==> inputs of build 6 <==
Design as2650, start of the top module:
module as2650(
	input reset,
	output [12:0] adr,
	input [7:0] dbus_in,
	output [7:0] dbus_out,
	output oeb,
	output rw,
	output opreq,
	output wrp,
	output m_io,
	output d_c,
	input sense,
	output flag,
	input clk
);
==> flow/config.mk <==
export PLATFORM = sky130hd
export DESIGN_NAME = as2650
export DESIGN_NICKNAME = as2650
export VERILOG_FILES = /design/flow/design.v
export SDC_FILE = /design/flow/constraint.sdc
export NUM_CORES = 4
export LEC_CHECK = 0
export ABC_AREA = 1
export CAP_MARGIN = 20
export CORE_MARGIN = 2
export CORE_UTILIZATION = 70
export CTS_CLUSTER_SIZE = 31
export PLACE_DENSITY_LB_ADDON = 0.2
export SETUP_SLACK_MARGIN = 1.23
export SLEW_MARGIN = 20
==> flow/constraint.sdc <==
create_clock -name core_clock -period 4.48 [get_ports {clk}]
set_input_delay 0.8960 -clock core_clock [delete_from_list [all_inputs] [get_ports {clk}]]
set_output_delay 0.8960 -clock core_clock [all_outputs]
set_load 0.01 [all_outputs]
run.sh (not shown) runs the stock make flow with config.mk's settings and CLKGATE_MAP_FILE=.
==> build 55: changes against build 6 <==
Settings changed: CAP_MARGIN 20 to 15, CELL_PAD_IN_SITES_DETAIL_PLACEMENT from default to 0, CELL_PAD_IN_SITES_GLOBAL_PLACEMENT from default to 1, CORE_ASPECT_RATIO from default to 1.68, CORE_UTILIZATION 70 to 55, CTS_CLUSTER_DIAMETER from default to 240, CTS_CLUSTER_SIZE 31 to default, HOLD_SLACK_MARGIN from default to 0.17, PLACE_DENSITY_LB_ADDON 0.2 to 0.15, SETUP_SLACK_MARGIN 1.23 to -0.03, TNS_END_PERCENT from default to 5.
==> flow/constraint.sdc (replaced) <==
create_clock -name core_clock -period 4.95 [get_ports {clk}]
set_input_delay 0.9900 -clock core_clock [delete_from_list [all_inputs] [get_ports {clk}]]
set_output_delay 0.9900 -clock core_clock [all_outputs]
set_load 0.01 [all_outputs]
==> build 40: changes against build 6 <==
Settings changed: ABC_AREA 1 to 0, CAP_MARGIN 20 to 30, CELL_PAD_IN_SITES_GLOBAL_PLACEMENT from default to 2, CORE_MARGIN 2 to 9, CORE_UTILIZATION 70 to 50, CTS_CLUSTER_DIAMETER from default to 63, CTS_CLUSTER_SIZE 31 to 24, GPL_TIMING_DRIVEN from default to 1, HOLD_SLACK_MARGIN from default to 0.24, MIN_ROUTING_LAYER from default to met1, PLACE_DENSITY_LB_ADDON 0.2 to default, SETUP_SLACK_MARGIN 1.23 to default, SLEW_MARGIN 20 to 30.
==> flow/constraint.sdc (replaced) <==
create_clock -name core_clock -period 8.0 [get_ports {clk}]
set_input_delay 1.6000 -clock core_clock [delete_from_list [all_inputs] [get_ports {clk}]]
set_output_delay 1.6000 -clock core_clock [all_outputs]
set_load 0.01 [all_outputs]
==> build 2: changes against build 6 <==
Settings changed: ABC_AREA 1 to default, CAP_MARGIN 20 to 15, CELL_PAD_IN_SITES_DETAIL_PLACEMENT from default to 0, CELL_PAD_IN_SITES_GLOBAL_PLACEMENT from default to 1, CORE_ASPECT_RATIO from default to 1.68, CORE_UTILIZATION 70 to 50, CTS_CLUSTER_DIAMETER from default to 240, CTS_CLUSTER_SIZE 31 to default, HOLD_SLACK_MARGIN from default to 0.17, PLACE_DENSITY_LB_ADDON 0.2 to default, SETUP_SLACK_MARGIN 1.23 to -0.03, TNS_END_PERCENT from default to 5.
==> flow/constraint.sdc (replaced) <==
create_clock -name core_clock -period 4.95 [get_ports {clk}]
set_input_delay 0.9900 -clock core_clock [delete_from_list [all_inputs] [get_ports {clk}]]
set_output_delay 0.9900 -clock core_clock [all_outputs]
set_load 0.01 [all_outputs]
==> flow_summary_export.csv <==
group,metric,value,unit
outcome,result_of_the_run,"stopped before the end",
outcome,outcome.stop_stage,"global routing (5_1_grt)",
outcome,firstError,"[ERROR GRT-0116] Global routing finished with congestion. Check the congestion regions in the DRC Viewer.",
synthesis,synthesis.instances,4513,
clock_network,post-cts-setup-buffer-count,96,
synthesis,post_synth_num_cell_types,81,
synthesis,muxShareOfSynthArea,0.101,%
floorplan,fp-utilization,71.0,%
global_route,groute.usage.overall,80.9,%
synthesis,mappedNetlistNets,4688,
place,placed_cell_area,0.0338,sq mm
place,hpwl,102000,um
synthesis,synth_simple_gate_area_share,27.4,%
synthesis,ys_area,0.0299,sq mm
Source of the figures above: build 6

==> flow_summary_export.csv <==
group,metric,value,unit
layout,area.sequential,0.00777,sq mm
floorplan,fp-utilization,51.0,%
place,hpwl,107000,um
synthesis,muxShareOfSynthArea,9.27,%
synthesis,synthesis.instances,3609,
clock_network,post-cts-setup-buffer-count,0,
global_route,groute.usage.overall,41.7,%
synthesis,synth_simple_gate_area_share,18.8,%
synthesis,post_synth_num_cell_types,100,
outcome,result_of_the_run,"finished clean",
place,placed_cell_area,0.0303,sq mm
timing,max_clock_freq,147,MHz
synthesis,ys_area,0.0290,sq mm
Source of the figures above: build 40

==> flow_summary_export.csv <==
group,metric,value,unit
timing,final.setup.worst_slack,-0.556,ns
place,hpwl,123000,um
outcome,result_of_the_run,"complete, but fails checks",
timing,total_setup_violations_reported_at_the_end_of_the_flow,31,
synthesis,mappedNetlistNets,3784,
place,placed_cell_area,0.0340,sq mm
outcome,checkFailReasons,"setup timing",
synthesis,muxShareOfSynthArea,9.27,%
Source of the figures above: build 2

==> flow_summary_export.csv <==
group,metric,value,unit
outcome,result_of_the_run,"stopped before the end",
outcome,outcome.stop_stage,"global routing (5_1_grt)",
outcome,firstError,"[ERROR GRT-0116] Global routing finished with congestion. Check the congestion regions in the DRC Viewer.",
synthesis,synth_simple_gate_area_share,27.4,%
clock_network,post-cts-setup-buffer-count,12,
global_route,groute.usage.overall,68.3,%
synthesis,mappedNetlistNets,4688,
Source of the figures above: build 55


========
==> branch yarrow: inputs <==
Starting RTL as in the previous note.
Settings: LEC_CHECK=0, CAP_MARGIN=20, CORE_MARGIN=2, CORE_UTILIZATION=61, CTS_CLUSTER_DIAMETER=29, SETUP_SLACK_MARGIN=1.3, SLEW_MARGIN=20; clock period 5.38 ns.
==> branch fjord (differences from branch yarrow) <==
- CORE_UTILIZATION: 61 -> 70
- CTS_CLUSTER_DIAMETER: 29 -> default
- CTS_CLUSTER_SIZE: default -> 31
- SETUP_SLACK_MARGIN: 1.3 -> default
==> flow/constraint.sdc (replaced) <==
create_clock -name core_clock -period 4.48 [get_ports {clk}]
set_input_delay 0.8960 -clock core_clock [delete_from_list [all_inputs] [get_ports {clk}]]
set_output_delay 0.8960 -clock core_clock [all_outputs]
set_load 0.01 [all_outputs]
==> results <==
- Branch fjord never finished: it broke off in global routing (5_1_grt). Branch yarrow failed in global routing (5_1_grt) with GRT-0232.
- Against branch yarrow, the die area of branch fjord is lower by about 13%.
- In area after synthesis, branch yarrow and branch fjord do not differ.
- In synthesized cell count, branch yarrow and branch fjord do not differ.

========
==> run X: inputs <==
as2650 again, from the RTL that the note above started with.
Settings: LEC_CHECK=0, ABC_AREA=1, CAP_MARGIN=15, CELL_PAD_IN_SITES_DETAIL_PLACEMENT=0, CELL_PAD_IN_SITES_GLOBAL_PLACEMENT=0, CORE_ASPECT_RATIO=1.93, CORE_MARGIN=2, CORE_UTILIZATION=72, CTS_CLUSTER_DIAMETER=240, CTS_CLUSTER_SIZE=14, HOLD_SLACK_MARGIN=0.17, PLACE_DENSITY_LB_ADDON=0.25, SETUP_SLACK_MARGIN=-0.03, SLEW_MARGIN=40; clock period 4.27 ns.
==> run E (differences from run X) <==
ABC_AREA = not set   (was 1)
CAP_MARGIN = 20   (was 15)
CELL_PAD_IN_SITES_DETAIL_PLACEMENT = not set   (was 0)
CELL_PAD_IN_SITES_GLOBAL_PLACEMENT = not set   (was 0)
CORE_ASPECT_RATIO = not set   (was 1.93)
CORE_UTILIZATION = 40   (was 72)
CTS_CLUSTER_DIAMETER = not set   (was 240)
CTS_CLUSTER_SIZE = not set   (was 14)
HOLD_SLACK_MARGIN = not set   (was 0.17)
PLACE_DENSITY_LB_ADDON = not set   (was 0.25)
SETUP_SLACK_MARGIN = -0.52   (was -0.03)
SLEW_MARGIN = 20   (was 40)
==> flow/constraint.sdc (replaced) <==
create_clock -name core_clock -period 7.24 [get_ports {clk}]
set_input_delay 1.4480 -clock core_clock [delete_from_list [all_inputs] [get_ports {clk}]]
set_output_delay 1.4480 -clock core_clock [all_outputs]
set_load 0.01 [all_outputs]
==> flow_metrics.env <==
# source this file to load flow results
export IMPL_place_inst=4456
export IMPL_status="no timing/DRC/antenna violations"
export IMPL_placement_rows=98
export IMPL_synth_comb_largest_family="AND-OR/OR-AND gates"
export IMPL_post_synth_and_or_nand_nor_area_fraction=0.188
export IMPL_detailedPlace_worstSlack_ns=0.629
export IMPL_cts_buffers=38
the above is filed under run E

==> flow_metrics.env <==
# source this file to load flow results
export IMPL_place_inst=5354
export IMPL_synth_comb_largest_family="simple AND/OR/NAND/NOR gates"
export IMPL_stop_error="[ERROR GRT-0116] Global routing finished with congestion. Check the congestion regions in the DRC Viewer."
export IMPL_cts_buffers=24
export IMPL_flow_stopped_at="global routing (5_1_grt)"
export IMPL_detailedPlace_worstSlack_ns=-0.912
export IMPL_placement_rows=103
export IMPL_status="aborted with a tool error"
the above is filed under run X


========
==> branch nickel <==
as2650 again, from the RTL that the note above started with.
clock: 4.95 ns
lec_check: 0
cap_margin: 15
cell_pad_in_sites_detail_placement: 0
cell_pad_in_sites_global_placement: 0
core_aspect_ratio: 1.08
core_margin: 2
core_utilization: 63
cts_cluster_diameter: 28
hold_slack_margin: -0.08
max_routing_layer: met4
setup_slack_margin: -0.03
slew_margin: 20
tns_end_percent: 5
==> inputs of branch sierra, as changes to branch nickel <==
==> flow/config.mk (replaced) <==
export PLATFORM = sky130hd
export DESIGN_NAME = as2650
export DESIGN_NICKNAME = as2650
export VERILOG_FILES = /design/flow/design.v
export SDC_FILE = /design/flow/constraint.sdc
export NUM_CORES = 4
export LEC_CHECK = 0
export ABC_AREA = 1
export CAP_MARGIN = 15
export CELL_PAD_IN_SITES_DETAIL_PLACEMENT = 0
export CELL_PAD_IN_SITES_GLOBAL_PLACEMENT = 0
export CORE_ASPECT_RATIO = 0.89
export CORE_MARGIN = 2
export CORE_UTILIZATION = 72
export CTS_CLUSTER_DIAMETER = 28
export CTS_CLUSTER_SIZE = 14
export HOLD_SLACK_MARGIN = 0.17
export PLACE_DENSITY_LB_ADDON = 0.2
export SETUP_SLACK_MARGIN = 0.98
export SLEW_MARGIN = 0
==> flow/constraint.sdc (replaced) <==
create_clock -name core_clock -period 4.06 [get_ports {clk}]
set_input_delay 0.8120 -clock core_clock [delete_from_list [all_inputs] [get_ports {clk}]]
set_output_delay 0.8120 -clock core_clock [all_outputs]
set_load 0.01 [all_outputs]
==> inputs of branch willow, as changes to branch nickel <==
==> flow/config.mk (replaced) <==
export PLATFORM = sky130hd
export DESIGN_NAME = as2650
export DESIGN_NICKNAME = as2650
export VERILOG_FILES = /design/flow/design.v
export SDC_FILE = /design/flow/constraint.sdc
export NUM_CORES = 4
export LEC_CHECK = 0
export ABC_AREA = 0
export CAP_MARGIN = 15
export CORE_MARGIN = 2
export CORE_UTILIZATION = 40
export CTS_CLUSTER_DIAMETER = 321
export GPL_TIMING_DRIVEN = 1
export HOLD_SLACK_MARGIN = 0.19
export MAX_ROUTING_LAYER = met4
export MIN_ROUTING_LAYER = met2
export PLACE_DENSITY = 0.86
export SLEW_MARGIN = 30
export TNS_END_PERCENT = 70
==> flow/constraint.sdc (replaced) <==
create_clock -name core_clock -period 5.57 [get_ports {clk}]
set_input_delay 1.1140 -clock core_clock [delete_from_list [all_inputs] [get_ports {clk}]]
set_output_delay 1.1140 -clock core_clock [all_outputs]
set_load 0.01 [all_outputs]
==> inputs of branch garnet, as changes to branch nickel <==
==> flow/config.mk (replaced) <==
export PLATFORM = sky130hd
export DESIGN_NAME = as2650
export DESIGN_NICKNAME = as2650
export VERILOG_FILES = /design/flow/design.v
export SDC_FILE = /design/flow/constraint.sdc
export NUM_CORES = 4
export LEC_CHECK = 0
export CAP_MARGIN = 20
export CORE_MARGIN = 2
export CORE_UTILIZATION = 64
export MAX_ROUTING_LAYER = met4
export SETUP_SLACK_MARGIN = 1.97
export SLEW_MARGIN = 20
==> flow/constraint.sdc (replaced) <==
create_clock -name core_clock -period 8.0 [get_ports {clk}]
set_input_delay 1.6000 -clock core_clock [delete_from_list [all_inputs] [get_ports {clk}]]
set_output_delay 1.6000 -clock core_clock [all_outputs]
set_load 0.01 [all_outputs]
==> notes <==
- In branch nickel the area after synthesis is lower than in branch sierra, by about 2.8%.
- Synthesized cell count is the same in branch nickel and branch garnet.
- Die area: branch sierra < branch garnet < branch nickel < branch willow.
- Branch willow aborted during global routing. Branch nickel stopped in global routing. Branch sierra ended with an error in clock tree synthesis. Branch garnet ran to the end with no violations.

========
==> quartz: inputs <==
as2650 again, from the RTL that the note above started with.
export LEC_CHECK = 0
export ABC_AREA = 1
export CAP_MARGIN = 15
export CELL_PAD_IN_SITES_DETAIL_PLACEMENT = 0
export CELL_PAD_IN_SITES_GLOBAL_PLACEMENT = 0
export CORE_ASPECT_RATIO = 0.89
export CORE_MARGIN = 2
export CORE_UTILIZATION = 72
export CTS_CLUSTER_DIAMETER = 240
export CTS_CLUSTER_SIZE = 14
export HOLD_SLACK_MARGIN = 0.17
export PLACE_DENSITY_LB_ADDON = 0.2
export SETUP_SLACK_MARGIN = -0.03
export SLEW_MARGIN = 40
create_clock -name core_clock -period 4.06 [get_ports {clk}]
==> harbor: changes against quartz <==
ABC_AREA = not set   (was 1)
CAP_MARGIN = 20   (was 15)
CELL_PAD_IN_SITES_DETAIL_PLACEMENT = not set   (was 0)
CELL_PAD_IN_SITES_GLOBAL_PLACEMENT = not set   (was 0)
CORE_ASPECT_RATIO = not set   (was 0.89)
CORE_UTILIZATION = 40   (was 72)
CTS_CLUSTER_DIAMETER = not set   (was 240)
CTS_CLUSTER_SIZE = not set   (was 14)
HOLD_SLACK_MARGIN = not set   (was 0.17)
PLACE_DENSITY_LB_ADDON = not set   (was 0.2)
SETUP_SLACK_MARGIN = not set   (was -0.03)
SLEW_MARGIN = 20   (was 40)
==> flow/constraint.sdc (replaced) <==
create_clock -name core_clock -period 8.0 [get_ports {clk}]
set_input_delay 1.6000 -clock core_clock [delete_from_list [all_inputs] [get_ports {clk}]]
set_output_delay 1.6000 -clock core_clock [all_outputs]
set_load 0.01 [all_outputs]
==> willow: changes against quartz <==
ABC_AREA = not set   (was 1)
CAP_MARGIN = 20   (was 15)
CELL_PAD_IN_SITES_DETAIL_PLACEMENT = not set   (was 0)
CELL_PAD_IN_SITES_GLOBAL_PLACEMENT = not set   (was 0)
CORE_ASPECT_RATIO = not set   (was 0.89)
CORE_UTILIZATION = 40   (was 72)
CTS_CLUSTER_DIAMETER = not set   (was 240)
CTS_CLUSTER_SIZE = not set   (was 14)
HOLD_SLACK_MARGIN = not set   (was 0.17)
PLACE_DENSITY_LB_ADDON = not set   (was 0.2)
SETUP_SLACK_MARGIN = not set   (was -0.03)
SLEW_MARGIN = 20   (was 40)
==> flow/constraint.sdc (replaced) <==
create_clock -name core_clock -period 4.14 [get_ports {clk}]
set_input_delay 0.8280 -clock core_clock [delete_from_list [all_inputs] [get_ports {clk}]]
set_output_delay 0.8280 -clock core_clock [all_outputs]
set_load 0.01 [all_outputs]
==> notes <==
- Against harbor, the maximum frequency of willow is higher by about 40%.
- Cell area: harbor is lower than willow (about 22%).
- Clock-buffer cell count: harbor is higher than willow (1).
- harbor produced a clean layout. quartz did not get past global routing (5_1_grt). willow completed and failed the layout checks on negative setup slack.
- Against harbor, the clock skew of willow is higher by 13 ps.
- In harbor the total power is lower than in willow, by 59%.
- Of willow and harbor, willow has the higher via count (gap 11%, measured against harbor).
- Between harbor and willow, the lower worst hold slack is in willow (gap 9.0 ps).
- Against willow, the cell count of harbor is lower by 15%.
No activity file was given, so power comes from the tool's default toggle rates.
